==> delta <==
Design pokey_advanced, start of the top module:
module pokey_advanced (
    input clk,               
    input enable_179mhz,     
    input reset_n,           
    input [3:0] addr,        
    input [7:0] din,         
    input we,                
    output reg audio_pwm     
);
Settings: LEC_CHECK=0, ABC_AREA=0, CAP_MARGIN=15, CELL_PAD_IN_SITES_GLOBAL_PLACEMENT=1, CORE_ASPECT_RATIO=0.88, CORE_MARGIN=7, CORE_UTILIZATION=18, CTS_CLUSTER_SIZE=52, GPL_ROUTABILITY_DRIVEN=0, GPL_TIMING_DRIVEN=1, MAX_ROUTING_LAYER=met5, MIN_ROUTING_LAYER=met1, PLACE_DENSITY_LB_ADDON=0.15, SETUP_SLACK_MARGIN=0.4, SLEW_MARGIN=10; clock period 3.75 ns.
run.sh (not shown) runs the stock make flow with config.mk's settings and CLKGATE_MAP_FILE=.
==> yarrow (differences from delta) <==
Settings changed: ABC_AREA 0 to 1, CAP_MARGIN 15 to 35, CELL_PAD_IN_SITES_GLOBAL_PLACEMENT 1 to default, CORE_ASPECT_RATIO 0.88 to 1.27, CORE_MARGIN 7 to 2, CORE_UTILIZATION 18 to 72, CTS_CLUSTER_DIAMETER from default to 129, CTS_CLUSTER_SIZE 52 to 29, GPL_ROUTABILITY_DRIVEN 0 to default, GPL_TIMING_DRIVEN 1 to default, SETUP_SLACK_MARGIN 0.4 to -0.05, SLEW_MARGIN 10 to 20.
==> flow/constraint.sdc (replaced) <==
create_clock -name core_clock -period 2.89 [get_ports {clk}]
set_input_delay 0.5780 -clock core_clock [delete_from_list [all_inputs] [get_ports {clk}]]
set_output_delay 0.5780 -clock core_clock [all_outputs]
set_load 0.01 [all_outputs]
==> results <==
| metric | yarrow | delta |
|---|---|---|
| Result of the run | finished with violations | finished with violations |
| Layout check failures | setup timing | setup timing |
| Power density over the cells | 520.8 nW/um^2 | 391.2 nW/um^2 |
| Cells after DPL | 1520 | 1582 |
| Cell area after synthesis | 8997 um^2 | 8518 um^2 |
| Reg-to-reg slack, setup | -0.64 ns | -0.49 ns |
| Leading power group | sequential cells | the clock network |
| Non-CTS inverters | 166 | 21 |
| Final cycle utilization of the critical path | 122.2% | 113.0% |
| Tmin final | 3.533 ns | 4.239 ns |
| Critical path fanouts, max | 6 | 4 |
| Post-layout total power | 5.328 mW | 3.997 mW |
| Area added between synthesis and finish | 13.68% | 19.96% |
| Total Die Area | 13410 um^2 | 53620 um^2 |
| Post-route standard cell area excluding fillers | 10230 um^2 | 10220 um^2 |
| Nonclk buf count | 51 | 57 |
| Initial core utilization | 73.05% | 18.29% |
| Largest net degree at the start of global routing | 47 | 49 |
| Combined buffer and inverter count along the critical path | 4 | 1 |
| Comb/total area | 48.56% | 47.50% |
| Number of gates resized after cts | 15 | 5 |
| First-pass iteration count of the detailed router | 6 | 5 |

========
==> inputs of job 785 <==
Starting RTL as in the previous note.
==> flow/config.mk <==
export PLATFORM = sky130hd
export DESIGN_NAME = pokey_advanced
export DESIGN_NICKNAME = pokey_advanced
export VERILOG_FILES = /design/flow/design.v
export SDC_FILE = /design/flow/constraint.sdc
export NUM_CORES = 4
export LEC_CHECK = 0
export ABC_AREA = 0
export CAP_MARGIN = 40
export CELL_PAD_IN_SITES_DETAIL_PLACEMENT = 2
export CORE_MARGIN = 2
export CORE_UTILIZATION = 17
export CTS_CLUSTER_DIAMETER = 206
export CTS_CLUSTER_SIZE = 16
export GPL_ROUTABILITY_DRIVEN = 1
export PLACE_DENSITY_LB_ADDON = 0.09
export SETUP_SLACK_MARGIN = 0.0
export SLEW_MARGIN = 20
==> flow/constraint.sdc <==
create_clock -name core_clock -period 7.83 [get_ports {clk}]
set_input_delay 1.5660 -clock core_clock [delete_from_list [all_inputs] [get_ports {clk}]]
set_output_delay 1.5660 -clock core_clock [all_outputs]
set_load 0.01 [all_outputs]
==> job 413: changes against job 785 <==
- CAP_MARGIN: 40 -> 20
- CELL_PAD_IN_SITES_DETAIL_PLACEMENT: 2 -> unset
- CORE_UTILIZATION: 17 -> 72
- CTS_CLUSTER_DIAMETER: 206 -> 103
- CTS_CLUSTER_SIZE: 16 -> 37
- GPL_ROUTABILITY_DRIVEN: 1 -> unset
- PLACE_DENSITY: unset -> 0.37
- PLACE_DENSITY_LB_ADDON: 0.09 -> unset
- SETUP_SLACK_MARGIN: 0.0 -> 0.87
==> flow/constraint.sdc (replaced) <==
create_clock -name core_clock -period 3.05 [get_ports {clk}]
set_input_delay 0.6100 -clock core_clock [delete_from_list [all_inputs] [get_ports {clk}]]
set_output_delay 0.6100 -clock core_clock [all_outputs]
set_load 0.01 [all_outputs]
==> job 6195: changes against job 785 <==
- ABC_AREA: 0 -> unset
- CAP_MARGIN: 40 -> 20
- CELL_PAD_IN_SITES_DETAIL_PLACEMENT: 2 -> unset
- CORE_UTILIZATION: 17 -> 40
- CTS_CLUSTER_DIAMETER: 206 -> unset
- CTS_CLUSTER_SIZE: 16 -> unset
- GPL_ROUTABILITY_DRIVEN: 1 -> unset
- PLACE_DENSITY_LB_ADDON: 0.09 -> unset
- SETUP_SLACK_MARGIN: 0.0 -> unset
==> flow/constraint.sdc (replaced) <==
create_clock -name core_clock -period 6.0 [get_ports {clk}]
set_input_delay 1.2000 -clock core_clock [delete_from_list [all_inputs] [get_ports {clk}]]
set_output_delay 1.2000 -clock core_clock [all_outputs]
set_load 0.01 [all_outputs]
==> job 5813: changes against job 785 <==
- ABC_AREA: 0 -> 1
- CAP_MARGIN: 40 -> 20
- CELL_PAD_IN_SITES_DETAIL_PLACEMENT: 2 -> unset
- CORE_UTILIZATION: 17 -> 69
- CTS_CLUSTER_DIAMETER: 206 -> unset
- CTS_CLUSTER_SIZE: 16 -> unset
- GPL_ROUTABILITY_DRIVEN: 1 -> unset
- PLACE_DENSITY: unset -> 0.39
- PLACE_DENSITY_LB_ADDON: 0.09 -> unset
- SETUP_SLACK_MARGIN: 0.0 -> unset
==> flow/constraint.sdc (replaced) <==
create_clock -name core_clock -period 2.89 [get_ports {clk}]
set_input_delay 0.5780 -clock core_clock [delete_from_list [all_inputs] [get_ports {clk}]]
set_output_delay 0.5780 -clock core_clock [all_outputs]
set_load 0.01 [all_outputs]
==> comparison table <==
| item | job 413 | job 5813 | job 6195 | job 785 |
|---|---|---|---|---|
| Status | finished with violations | finished with violations | finished clean | finished clean |
| Violated checks | setup timing | setup timing | - | - |
| Die Width | 112.8 um | 118.2 um | 149.9 um | 227.8 um |
| Parity-gate share of the synthesized area counting xor and xnor cells | 3.907% | 1.947% | 3.907% | 3.907% |
| Relative slew margins | 47.55% | 40.60% | 37.89% | 46.17% |
| Height of the die | 112.8 um | 118.2 um | 149.9 um | 227.8 um |
| Total Power Consumption | 4.819 mW | 5.450 mW | 2.387 mW | 1.879 mW |
| Average wire length per cell after detail routing | 18.28 um | 14.20 um | 15.50 um | 16.96 um |
| Number of nets at the end of the flow | 1039 | 1425 | 1007 | 1015 |
| Post-synthesis cell area | 8518 um2 | 8997 um2 | 8518 um2 | 8518 um2 |
| Endpoint arrival time on the critical path | 4710 ps | 3900 ps | 5440 ps | 5660 ps |
| Post-placement setup slack | -1425 ps | -696.1 ps | 956.3 ps | 2585 ps |
| Met2 track utilization from global routing | 57.84% | 53.58% | 29.38% | 18.31% |
| Final cell count without fillers | 1148 | 1562 | 1248 | 1652 |
| Placed cells | 1108 | 1526 | 1216 | 1619 |
| IR drop worst, VDD | 0.0006408 V | 0.0004974 V | 0.0001859 V | 0.0001673 V |
| Leakage power | 3.888 nW | 4.747 nW | 3.684 nW | 3.728 nW |
| Comb pwr | 0.241 mW | 0.622 mW | 0.114 mW | 0.0973 mW |
| Maximum achievable frequency | 0.2301 GHz | 0.2830 GHz | 0.1964 GHz | 0.1905 GHz |

========
==> 12-20 <==
Starting RTL as in the previous note.
Settings: LEC_CHECK=0, ABC_AREA=0, CAP_MARGIN=15, CELL_PAD_IN_SITES_DETAIL_PLACEMENT=2, CELL_PAD_IN_SITES_GLOBAL_PLACEMENT=0, CORE_MARGIN=2, CORE_UTILIZATION=63, CTS_CLUSTER_DIAMETER=73, CTS_CLUSTER_SIZE=62, MAX_ROUTING_LAYER=met4, MIN_ROUTING_LAYER=met1, PLACE_DENSITY_LB_ADDON=0.17, SLEW_MARGIN=20; clock period 6.5 ns.
==> inputs of 01-26, as changes to 12-20 <==
ABC_AREA = default   (was 0)
CAP_MARGIN = 20   (was 15)
CELL_PAD_IN_SITES_DETAIL_PLACEMENT = default   (was 2)
CELL_PAD_IN_SITES_GLOBAL_PLACEMENT = default   (was 0)
CORE_UTILIZATION = 68   (was 63)
CTS_CLUSTER_DIAMETER = 345   (was 73)
CTS_CLUSTER_SIZE = 100   (was 62)
MAX_ROUTING_LAYER = default   (was met4)
MIN_ROUTING_LAYER = default   (was met1)
PLACE_DENSITY_LB_ADDON = default   (was 0.17)
==> flow/constraint.sdc (replaced) <==
create_clock -name core_clock -period 6.0 [get_ports {clk}]
set_input_delay 1.2000 -clock core_clock [delete_from_list [all_inputs] [get_ports {clk}]]
set_output_delay 1.2000 -clock core_clock [all_outputs]
set_load 0.01 [all_outputs]
==> inputs of 01-08, as changes to 12-20 <==
CAP_MARGIN = 35   (was 15)
CELL_PAD_IN_SITES_DETAIL_PLACEMENT = default   (was 2)
CELL_PAD_IN_SITES_GLOBAL_PLACEMENT = default   (was 0)
CORE_ASPECT_RATIO = 1.27   (was default)
CORE_UTILIZATION = 57   (was 63)
CTS_CLUSTER_DIAMETER = default   (was 73)
CTS_CLUSTER_SIZE = default   (was 62)
MAX_ROUTING_LAYER = met5   (was met4)
PLACE_DENSITY_LB_ADDON = 0.15   (was 0.17)
==> flow/constraint.sdc (replaced) <==
create_clock -name core_clock -period 3.89 [get_ports {clk}]
set_input_delay 0.7780 -clock core_clock [delete_from_list [all_inputs] [get_ports {clk}]]
set_output_delay 0.7780 -clock core_clock [all_outputs]
set_load 0.01 [all_outputs]
==> results.cfg <==
; implementation run metrics
[status]
outcome = stopped before the end
lastStage = 3_5_place_dp
error = [ERROR DPL-0033] detailed placement checks failed during check placement.

[die]
fp_util_pct = 64.3
core_area_um2 = 13200
row_count = 42
chip_area_um2 = 14500
die_h_um = 120

[logic_synthesis]
numSynthFlops = 172
most_common_cell = dfxtp_1

[placed_design]
place_congestion = 0.873
That was 12-20.
==> results.cfg <==
; physical design summary
[status]
outcome = finished clean

[die]
die_h_um = 116
core_area_um2 = 12100
chip_area_um2 = 13400
fp_util_pct = 70.3

[placed_design]
place_congestion = 0.868

[logic_synthesis]
numSynthFlops = 172
That was 01-26.
==> results.cfg <==
; physical design summary
[status]
outcome = finished with violations
so.violations = negative setup slack

[placed_design]
place_congestion = 0.848

[timing]
setup_viol = 1
finalWorstSetupSlack_ps = -391
That was 01-08.

========
==> inputs of job 9005 <==
Starting RTL as in the previous note.
Settings: LEC_CHECK=0, ABC_AREA=1, CAP_MARGIN=35, CORE_ASPECT_RATIO=1.27, CORE_MARGIN=7, CORE_UTILIZATION=40, CTS_CLUSTER_DIAMETER=396, CTS_CLUSTER_SIZE=94, MAX_ROUTING_LAYER=met5, MIN_ROUTING_LAYER=met1, PLACE_DENSITY_LB_ADDON=0.19, SETUP_SLACK_MARGIN=1.02, SLEW_MARGIN=20, TNS_END_PERCENT=25; clock period 3.89 ns.
==> inputs of job 4899, as changes to job 9005 <==
==> flow/config.mk (replaced) <==
export PLATFORM = sky130hd
export DESIGN_NAME = pokey_advanced
export DESIGN_NICKNAME = pokey_advanced
export VERILOG_FILES = /design/flow/design.v
export SDC_FILE = /design/flow/constraint.sdc
export NUM_CORES = 4
export LEC_CHECK = 0
export ABC_AREA = 1
export CAP_MARGIN = 20
export CORE_MARGIN = 2
export CORE_UTILIZATION = 72
export PLACE_DENSITY = 0.42
export SLEW_MARGIN = 20
==> flow/constraint.sdc (replaced) <==
create_clock -name core_clock -period 2.97 [get_ports {clk}]
set_input_delay 0.5940 -clock core_clock [delete_from_list [all_inputs] [get_ports {clk}]]
set_output_delay 0.5940 -clock core_clock [all_outputs]
set_load 0.01 [all_outputs]
==> results.yml <==
# flow metrics
clock_network:
  cts_setup_buffers: 10
die:
  die_w_um: 147
place:
  dp_hpwl_um: 15700
pwr:
  ir_drop_mv: 0.366
cells_and_area:
  utilization_pct: 46.6
  seq_share_pct: 33.7
  seq_area_um2: 3450
  area_growth_pct: 13.9
  clock_tree_area_fraction_pct: 5.62
  design_area_um2: 10200
global_routing:
  grt_max_degree: 116
outcome:
  status: "timing/DRC/antenna clean"
critical_path:
  reg2reg_depth: 20
  worst_ep_arrival_time_ns: 3.85
final_timing:
  slew_headroom_pct: 50.7
  finalSetupViolCount: 0
detailed_routing:
  drt-met1-wl_um: 10500
[end of results for job 9005]
==> results.yml <==
# flow metrics
outcome:
  status: "complete, but fails checks"
  so_faults: "negative setup slack"
cells_and_area:
  seq_share_pct: 33.6
  design_area_um2: 10300
  seq_area_um2: 3450
final_timing:
  finalSetupViolCount: 1
  timing.final.ws_setup_ns: -0.658
  slew_headroom_pct: 31.7
clock_network:
  cts_setup_buffers: 2
critical_path:
  worst_ep_arrival_time_ns: 3.99
detailed_routing:
  drt-met1-wl_um: 9840
pwr:
  ir_drop_mv: 0.566
[end of results for job 4899]

========
==> run F <==
==> flow/design.v <==
module pokey_advanced (
    input clk,               
    input enable_179mhz,     
    input reset_n,           
    input [3:0] addr,        
    input [7:0] din,         
    input we,                
    output reg audio_pwm     
);
    reg [7:0] audf [0:3];  
    reg [7:0] audc [0:3];  
    reg [7:0] audctl;      
    reg [3:0]  poly4;
    reg [4:0]  poly5;
    reg [16:0] poly17; 
    reg [15:0] counter [0:3]; 
    reg [3:0]  chan_out;    
    reg [4:0] count_64k;    
    reg [6:0] count_15k;    
    reg tick_64khz;
    reg tick_15khz;
    always @(posedge clk) begin
        tick_64khz <= 0;
        tick_15khz <= 0;
        if (!reset_n) begin
            count_64k <= 0;
            count_15k <= 0;
        end else if (enable_179mhz) begin
            if (count_64k == 27) begin  
                count_64k <= 0;
                tick_64khz <= 1;
            end else begin
                count_64k <= count_64k + 1;
            end
            if (count_15k == 113) begin  
                count_15k <= 0;
                tick_15khz <= 1;
            end else begin
                count_15k <= count_15k + 1;
            end
        end
    end
    always @(posedge clk) begin
        if (!reset_n) begin
            audctl <= 0;
            audc[0]<=0; audc[1]<=0; audc[2]<=0; audc[3]<=0;
            audf[0]<=0; audf[1]<=0; audf[2]<=0; audf[3]<=0;
        end else if (we) begin
            case (addr)
                0: audf[0] <= din;
                1: audc[0] <= din;
                2: audf[1] <= din;
                3: audc[1] <= din;
                4: audf[2] <= din;
                5: audc[2] <= din;
                6: audf[3] <= din;
                7: audc[3] <= din;
                8: audctl <= din;
            endcase
        end
    end
    wire p4_next = !(poly4[3] ^ poly4[2]);
    wire p5_next = !(poly5[4] ^ poly5[2]);
    wire p17_next = !(poly17[16] ^ poly17[4]);
    always @(posedge clk) begin
        if (!reset_n) begin
            poly4 <= 4'b1011;
            poly5 <= 5'b10101;
            poly17 <= 17'b10101010101010101;
        end else if (enable_179mhz) begin
            poly4 <= {poly4[2:0], p4_next};
            poly5 <= {poly5[3:0], p5_next};
            poly17 <= {poly17[15:0], p17_next};
        end
    end
    wire link_12 = audctl[4];
    wire link_34 = audctl[3];
    wire use_15khz = audctl[0];  
    integer i;
    reg channel_tick;  
    always @(posedge clk) begin
        if (!reset_n) begin
            counter[0] <= 0; counter[1] <= 0; counter[2] <= 0; counter[3] <= 0;
            chan_out <= 0;
        end else
        for (i=0; i<4; i=i+1) begin
            channel_tick = (use_15khz) ? tick_15khz : tick_64khz;
            if (i == 0 && audctl[6]) channel_tick = enable_179mhz;
            if (i == 2 && audctl[5]) channel_tick = enable_179mhz;
            if (channel_tick) begin
                if (!((i==1 && link_12) || (i==3 && link_34))) begin
                    if (counter[i] == 0) begin
                        if (i==0 && link_12) 
                            counter[i] <= {audf[1], audf[0]}; 
                        else if (i==2 && link_34) 
                            counter[i] <= {audf[3], audf[2]}; 
                        else 
                            counter[i] <= audf[i];
                        case (audc[i][7:5])
                            3'b000: chan_out[i] <= poly17[16] && poly5[4];  
                            3'b001: chan_out[i] <= poly5[4];                
                            3'b010: chan_out[i] <= poly17[16] && poly5[4]; 
                            3'b011: chan_out[i] <= poly5[4];               
                            3'b100: chan_out[i] <= poly17[16];              
                            3'b101: chan_out[i] <= ~chan_out[i];            
                            3'b110: chan_out[i] <= poly17[16];             
                            3'b111: chan_out[i] <= ~chan_out[i];            
                        endcase
                    end else begin
                        counter[i] <= counter[i] - 1;
                    end
                end
            end
        end
    end
    reg [5:0] mixed_audio; 
    integer k;
    always @(*) begin
        mixed_audio = 0;
        for (k=0; k<4; k=k+1) begin
            if (chan_out[k]) begin
                mixed_audio = mixed_audio + audc[k][3:0];
            end
        end
    end
    reg [5:0] pwm_counter;
    always @(posedge clk) begin
        if (!reset_n) begin
            pwm_counter <= 0;
            audio_pwm <= 0;
        end else begin
            pwm_counter <= pwm_counter + 1;
            audio_pwm <= (pwm_counter < mixed_audio);
        end
    end
endmodule
==> flow/run.sh <==
#!/bin/bash
# the make line also repeats each setting of config.mk as NAME=value (left out here)
make -C /OpenROAD-flow-scripts/flow DESIGN_CONFIG=/design/flow/config.mk WORK_HOME=/design/flow/orfs CLKGATE_MAP_FILE= finish
==> flow/config.mk <==
export PLATFORM = sky130hd
export DESIGN_NAME = pokey_advanced
export DESIGN_NICKNAME = pokey_advanced
export VERILOG_FILES = /design/flow/design.v
export SDC_FILE = /design/flow/constraint.sdc
export NUM_CORES = 4
export LEC_CHECK = 0
export CAP_MARGIN = 20
export CORE_MARGIN = 2
export CORE_UTILIZATION = 40
export CTS_CLUSTER_DIAMETER = 397
export CTS_CLUSTER_SIZE = 98
export SLEW_MARGIN = 20
export TNS_END_PERCENT = 15
==> flow/constraint.sdc <==
create_clock -name core_clock -period 6.0 [get_ports {clk}]
set_input_delay 1.2000 -clock core_clock [delete_from_list [all_inputs] [get_ports {clk}]]
set_output_delay 1.2000 -clock core_clock [all_outputs]
set_load 0.01 [all_outputs]
==> run B: changes against run F <==
--- a/flow/config.mk
+++ b/flow/config.mk
@@ -7,8 +7,5 @@
 export LEC_CHECK = 0
 export CAP_MARGIN = 20
 export CORE_MARGIN = 2
-export CORE_UTILIZATION = 40
-export CTS_CLUSTER_DIAMETER = 397
-export CTS_CLUSTER_SIZE = 98
+export CORE_UTILIZATION = 66
 export SLEW_MARGIN = 20
-export TNS_END_PERCENT = 15
==> flow/constraint.sdc (replaced) <==
create_clock -name core_clock -period 3.95 [get_ports {clk}]
set_input_delay 0.7900 -clock core_clock [delete_from_list [all_inputs] [get_ports {clk}]]
set_output_delay 0.7900 -clock core_clock [all_outputs]
set_load 0.01 [all_outputs]
==> run X: changes against run F <==
--- a/flow/config.mk
+++ b/flow/config.mk
@@ -7,8 +7,8 @@
 export LEC_CHECK = 0
 export CAP_MARGIN = 20
 export CORE_MARGIN = 2
-export CORE_UTILIZATION = 40
-export CTS_CLUSTER_DIAMETER = 397
-export CTS_CLUSTER_SIZE = 98
+export CORE_UTILIZATION = 72
+export CTS_CLUSTER_SIZE = 14
+export PLACE_DENSITY_LB_ADDON = 0.01
+export SETUP_SLACK_MARGIN = -0.07
 export SLEW_MARGIN = 20
-export TNS_END_PERCENT = 15
==> flow/constraint.sdc (replaced) <==
create_clock -name core_clock -period 2.89 [get_ports {clk}]
set_input_delay 0.5780 -clock core_clock [delete_from_list [all_inputs] [get_ports {clk}]]
set_output_delay 0.5780 -clock core_clock [all_outputs]
set_load 0.01 [all_outputs]
==> comparison table <==
quantity                                                                                   run X           run F                     run B
Outcome                                                                 finished with violations  finished clean  finished with violations
Reasons for failing layout checks                                                   setup timing               -              setup timing
Global routing usage on met2                                                               0.583           0.294                     0.495
Relative slew slack                                                                        0.321           0.379                     0.395
Number of placement rows                                                                      39              53                        41
Largest net degree at the start of global routing                                             56              57                        63
Power in combinational cells                                                              260 uW          114 uW                    179 uW
Setup slack on the worst flop-to-flop path                                              -1500 ps          910 ps                   -410 ps
Maximum fanout along the worst path                                                            4               7                         3
Terminating pin of the worst hold path                                                 poly17[0]      poly17[16]                 poly17[8]
Seq area share                                                                             0.359           0.366                     0.360
Tap Count                                                                                    143             275                       172
Count of routing violations after the opening detailed-route iteration                     1,077             337                       743
VDD IR max                                                                              0.726 mV        0.186 mV                  0.331 mV
DR WL/cell                                                                               18.8 um         15.5 um                   17.4 um
Met3 GRT Util                                                                             0.0675          0.0354                    0.0649
Comb area share                                                                            0.506           0.505                     0.506
Power and IR drop assume default switching activity.
